==> flow/design.v (excerpt) <==
module cpu_8bit (
    input wire clk,
    input wire reset,
    input wire [7:0] data_in,
    output wire [7:0] data_out,
    output wire [7:0] address,
    output wire mem_write
);
Size in the first run: roughly 400 cells after synthesis.
clock: 2.49 ns
lec_check: 0
abc_area: 1
cap_margin: 20
core_aspect_ratio: 0.5
core_margin: 2
core_utilization: 56
cts_cluster_diameter: 331
cts_cluster_size: 100
gpl_timing_driven: 1
min_routing_layer: met1
setup_slack_margin: -0.25
slew_margin: 20
tns_end_percent: 100
run.sh (not shown) runs the stock make flow with config.mk's settings and CLKGATE_MAP_FILE=.
The baseline finished with setup timing left.
Then changed:
Settings changed: CORE_ASPECT_RATIO 0.5 to unset, CORE_UTILIZATION 56 to 65, CTS_CLUSTER_DIAMETER 331 to unset, CTS_CLUSTER_SIZE 100 to 16, TNS_END_PERCENT 100 to unset.
Outcome: The new run completed and failed the layout checks on setup timing; cell count falls by 4.4%; setup slack improves by 0.038 ns; total power rises by about 0.35%; routed wire length climbs by 2.0%; clock power barely changes; via count rose by about 4%; fmax climbs by about 1.5%.

========
Starting RTL as in the previous note.
// cpu_8bit
module cpu_8bit (
    input wire clk,
    input wire reset,
    input wire [7:0] data_in,
    output wire [7:0] data_out,
    output wire [7:0] address,
    output wire mem_write
);
make LEC_CHECK=0 ABC_AREA=1 CAP_MARGIN=10 CELL_PAD_IN_SITES_DETAIL_PLACEMENT=2 CELL_PAD_IN_SITES_GLOBAL_PLACEMENT=1 CORE_ASPECT_RATIO=0.67 CORE_MARGIN=4 CORE_UTILIZATION=70 CTS_CLUSTER_DIAMETER=396 CTS_CLUSTER_SIZE=73 GPL_TIMING_DRIVEN=0 MAX_ROUTING_LAYER=met4 MIN_ROUTING_LAYER=met2 SETUP_SLACK_MARGIN=-0.36 SLEW_MARGIN=25 finish   # period 4.0 ns
The starting point stopped in global placement without I/O.
Then changed:
ABC_AREA = not set   (was 1)
CAP_MARGIN = 20   (was 10)
CELL_PAD_IN_SITES_DETAIL_PLACEMENT = not set   (was 2)
CELL_PAD_IN_SITES_GLOBAL_PLACEMENT = not set   (was 1)
CORE_ASPECT_RATIO = 0.5   (was 0.67)
CORE_MARGIN = 2   (was 4)
CORE_UTILIZATION = 31   (was 70)
CTS_CLUSTER_DIAMETER = 216   (was 396)
CTS_CLUSTER_SIZE = 100   (was 73)
GPL_TIMING_DRIVEN = not set   (was 0)
MAX_ROUTING_LAYER = not set   (was met4)
MIN_ROUTING_LAYER = not set   (was met2)
SETUP_SLACK_MARGIN = not set   (was -0.36)
SLEW_MARGIN = 20   (was 25)
TNS_END_PERCENT = 15   (was not set)
=>
- The changed run finished with timing, DRC and antenna clean
- synthesized area increases by 3.1%
- die size increases by 99%
- synthesized cell count decreases by 25%
Then changed:
ABC_AREA = 1   (was not set)
CORE_ASPECT_RATIO = not set   (was 0.5)
CORE_UTILIZATION = 62   (was 31)
CTS_CLUSTER_DIAMETER = not set   (was 216)
CTS_CLUSTER_SIZE = not set   (was 100)
clock period = 3.33 ns   (was 4.0 ns; I/O delays follow)
Worst hold slack degrades by 20 ps. Non-clock buffer count goes down by 3. Die size goes down by 50%. Flip-flop count does not change. Cell area goes down by 4.9%. Clock power goes down by 9.3%. Utilization goes up by 36 points. Global-route usage goes up by 14 points. Wire length goes down by 9.0%. Total power goes up by 11%.

========
Setup of oak:
cpu_8bit again, from the RTL that the note above started with.
// cpu_8bit
module cpu_8bit (
    input wire clk,
    input wire reset,
    input wire [7:0] data_in,
    output wire [7:0] data_out,
    output wire [7:0] address,
    output wire mem_write
);
    wire [7:0] instruction;
    wire [3:0] opcode;
    wire [3:0] operand;
    wire [7:0] alu_result;
    wire zero_flag;
    wire carry_flag;
    wire pc_inc;
    wire pc_load;
    wire ir_load;
    wire acc_load;
    wire mar_load;
    wire mdr_load;
    wire addr_sel;
    control_unit ctrl (
        .clk(clk),
        .reset(reset),
        .opcode(opcode),
        .zero_flag(zero_flag),
        .carry_flag(carry_flag),
        .pc_inc(pc_inc),
        .pc_load(pc_load),
        .ir_load(ir_load),
        .acc_load(acc_load),
        .mar_load(mar_load),
        .mdr_load(mdr_load),
        .addr_sel(addr_sel),
        .mem_write(mem_write)
    );
    datapath dp (
        .clk(clk),
        .reset(reset),
        .data_in(data_in),
        .pc_inc(pc_inc),
        .pc_load(pc_load),
        .ir_load(ir_load),
        .acc_load(acc_load),
  ...
==> flow/config.mk <==
export PLATFORM = sky130hd
export DESIGN_NAME = cpu_8bit
export DESIGN_NICKNAME = cpu_8bit
export VERILOG_FILES = /design/flow/design.v
export SDC_FILE = /design/flow/constraint.sdc
export NUM_CORES = 4
export LEC_CHECK = 0
export ABC_AREA = 1
export CAP_MARGIN = 40
export CORE_MARGIN = 2
export CORE_UTILIZATION = 72
export CTS_CLUSTER_DIAMETER = 363
export CTS_CLUSTER_SIZE = 16
export GPL_TIMING_DRIVEN = 1
export HOLD_SLACK_MARGIN = 0.3
export MIN_ROUTING_LAYER = met1
export PLACE_DENSITY = 0.64
export SETUP_SLACK_MARGIN = -0.16
export SLEW_MARGIN = 20
==> flow/constraint.sdc <==
create_clock -name core_clock -period 2.08 [get_ports {clk}]
set_input_delay 0.4160 -clock core_clock [delete_from_list [all_inputs] [get_ports {clk}]]
set_output_delay 0.4160 -clock core_clock [all_outputs]
set_load 0.01 [all_outputs]
oak got as far as global routing, where a tool error ended the run.
--- input diff oak..pine ---
# oak
export LEC_CHECK = 0
export ABC_AREA = 1
export CAP_MARGIN = 40
export CORE_MARGIN = 2
export CORE_UTILIZATION = 72
export CTS_CLUSTER_DIAMETER = 363
export CTS_CLUSTER_SIZE = 16
export GPL_TIMING_DRIVEN = 1
export HOLD_SLACK_MARGIN = 0.3
export MIN_ROUTING_LAYER = met1
export PLACE_DENSITY = 0.64
export SETUP_SLACK_MARGIN = -0.16
export SLEW_MARGIN = 20
create_clock -name core_clock -period 2.08 [get_ports {clk}]
# pine
export LEC_CHECK = 0
export ABC_AREA = 1
export CAP_MARGIN = 20
export CORE_MARGIN = 2
export CORE_UTILIZATION = 20
export CTS_CLUSTER_DIAMETER = 75
export CTS_CLUSTER_SIZE = 16
export GPL_TIMING_DRIVEN = 1
export MIN_ROUTING_LAYER = met1
export SETUP_SLACK_MARGIN = -0.25
export SLEW_MARGIN = 20
create_clock -name core_clock -period 2.49 [get_ports {clk}]
## What came out
From pine to oak, basic-gate share of the synthesized area counting and, or, nand and nor cells did not move at all.
Number of synthesized register bits: oak vs pine identical
NOTE cell area reported after detailed placement oak->pine increased by a few percent
Of the two candidates, oak has the better area enclosed by the die boundary and pine the worse one.
Looking at oak and pine, the post-synthesis adder-cell area fraction is a wash.
| pine | all stages done | FAIL | negative setup slack |
On total placed cells including tap cells: pine sits above oak.
Going from oak to pine, synthesized area now sits at about the same level, number of input and output port buffers inserted about even, number of nets at floorplan ~0 delta, area of the core region went up by about 270%.
Against oak, pine comes in about 6% lower on placer congestion estimate.
Modified inputs, birch compared to pine
# pine
export LEC_CHECK = 0
export ABC_AREA = 1
export CAP_MARGIN = 20
export CORE_MARGIN = 2
export CORE_UTILIZATION = 20
export CTS_CLUSTER_DIAMETER = 75
export CTS_CLUSTER_SIZE = 16
export GPL_TIMING_DRIVEN = 1
export MIN_ROUTING_LAYER = met1
export SETUP_SLACK_MARGIN = -0.25
export SLEW_MARGIN = 20
create_clock -name core_clock -period 2.49 [get_ports {clk}]
# birch
export LEC_CHECK = 0
export CAP_MARGIN = 20
export CORE_MARGIN = 2
export CORE_UTILIZATION = 62
export SLEW_MARGIN = 20
create_clock -name core_clock -period 5.85 [get_ports {clk}]
==> comparison <==
- Changes observed in birch relative to pine: power consumption went down 59%, fraction of power spent switching nets went down 1.7 points.
- Critical path depth was higher in pine than in birch.
- [compare] base=pine new=birch: power per unit of standard cell area went down by about 54%; required time at the worst-slack endpoint went up by 2.02 ns.
- pine vs birch, start-to-end type of the worst setup path: input pin to flip-flop vs flip-flop to output pin
- Summary of birch over pine: critical path data arrival time fell by 0.37 ns, core utilization now sits higher, largest stage delay on the critical path saw an increase, final area now sits lower.
- Of pine and birch, the higher cell count belongs to pine.
- Of pine and birch, just one finished clean: birch.
- birch and pine ended up with roughly the same clock-cell share of area.
Input changes introduced in maple (baseline for comparison: birch):
# birch
export LEC_CHECK = 0
export CAP_MARGIN = 20
export CORE_MARGIN = 2
export CORE_UTILIZATION = 62
export SLEW_MARGIN = 20
create_clock -name core_clock -period 5.85 [get_ports {clk}]
# maple
export LEC_CHECK = 0
export ABC_AREA = 1
export CAP_MARGIN = 20
export CORE_MARGIN = 2
export CORE_UTILIZATION = 69
export SETUP_SLACK_MARGIN = -0.18
export SLEW_MARGIN = 20
create_clock -name core_clock -period 2.26 [get_ports {clk}]
==> comparison <==
Compared to birch, maple has simple logic cell fraction of the synthesized area 14 points higher.
The layout from maple, despite a flow that completed every stage, fails the layout checks, with the failing checks listed as negative setup slack.
[maple] fraction of power consumed by the clock network fell 1.0 points relative to birch
[maple] placement-stage worst setup slack fell 2.64 ns relative to birch
For the synthesized cell count, maple came in about 33% higher than birch did.
Compared to birch, maple has floorplan utilization 5.1 points higher.
Global-route usage delta for maple relative to birch: 9.3 points higher
Comparing maple and birch, the lower portion of total power attributed to sequential cells was measured on maple.
Delta(synthesized-area fraction occupied by adder cells, maple - birch) > 0
The lower worst-case register-to-register setup slack came out of maple.
Re final worst-path cycle share: maple is 49 points up on birch.
Edits applied to the flow inputs when going from maple to cedar:
# maple
export LEC_CHECK = 0
export ABC_AREA = 1
export CAP_MARGIN = 20
export CORE_MARGIN = 2
export CORE_UTILIZATION = 69
export SETUP_SLACK_MARGIN = -0.18
export SLEW_MARGIN = 20
create_clock -name core_clock -period 2.26 [get_ports {clk}]
# cedar
export LEC_CHECK = 0
export CAP_MARGIN = 20
export CORE_MARGIN = 2
export CORE_UTILIZATION = 66
export SLEW_MARGIN = 20
create_clock -name core_clock -period 3.33 [get_ports {clk}]
Results
cedar completed end to end with timing, DRC and antenna clean. Distinct cell type count of the synthesized netlist, maple and cedar: smaller value in maple. In the route summary, cedar ends up with a via count below that of maple. cedar — final period utilization 24 points lower, maple as reference. Taking maple as the reference point, the reported leakage power of cedar falls by 29%. The run showing the smaller post-synthesis sequential area ratio is cedar. maple → cedar: critical path depth in cells saw a decrease, final area saw a decrease, switching share of power saw a decrease, final hold slack saw a decrease.
Power figures rest on the tool's default switching activity, not on a simulated workload.
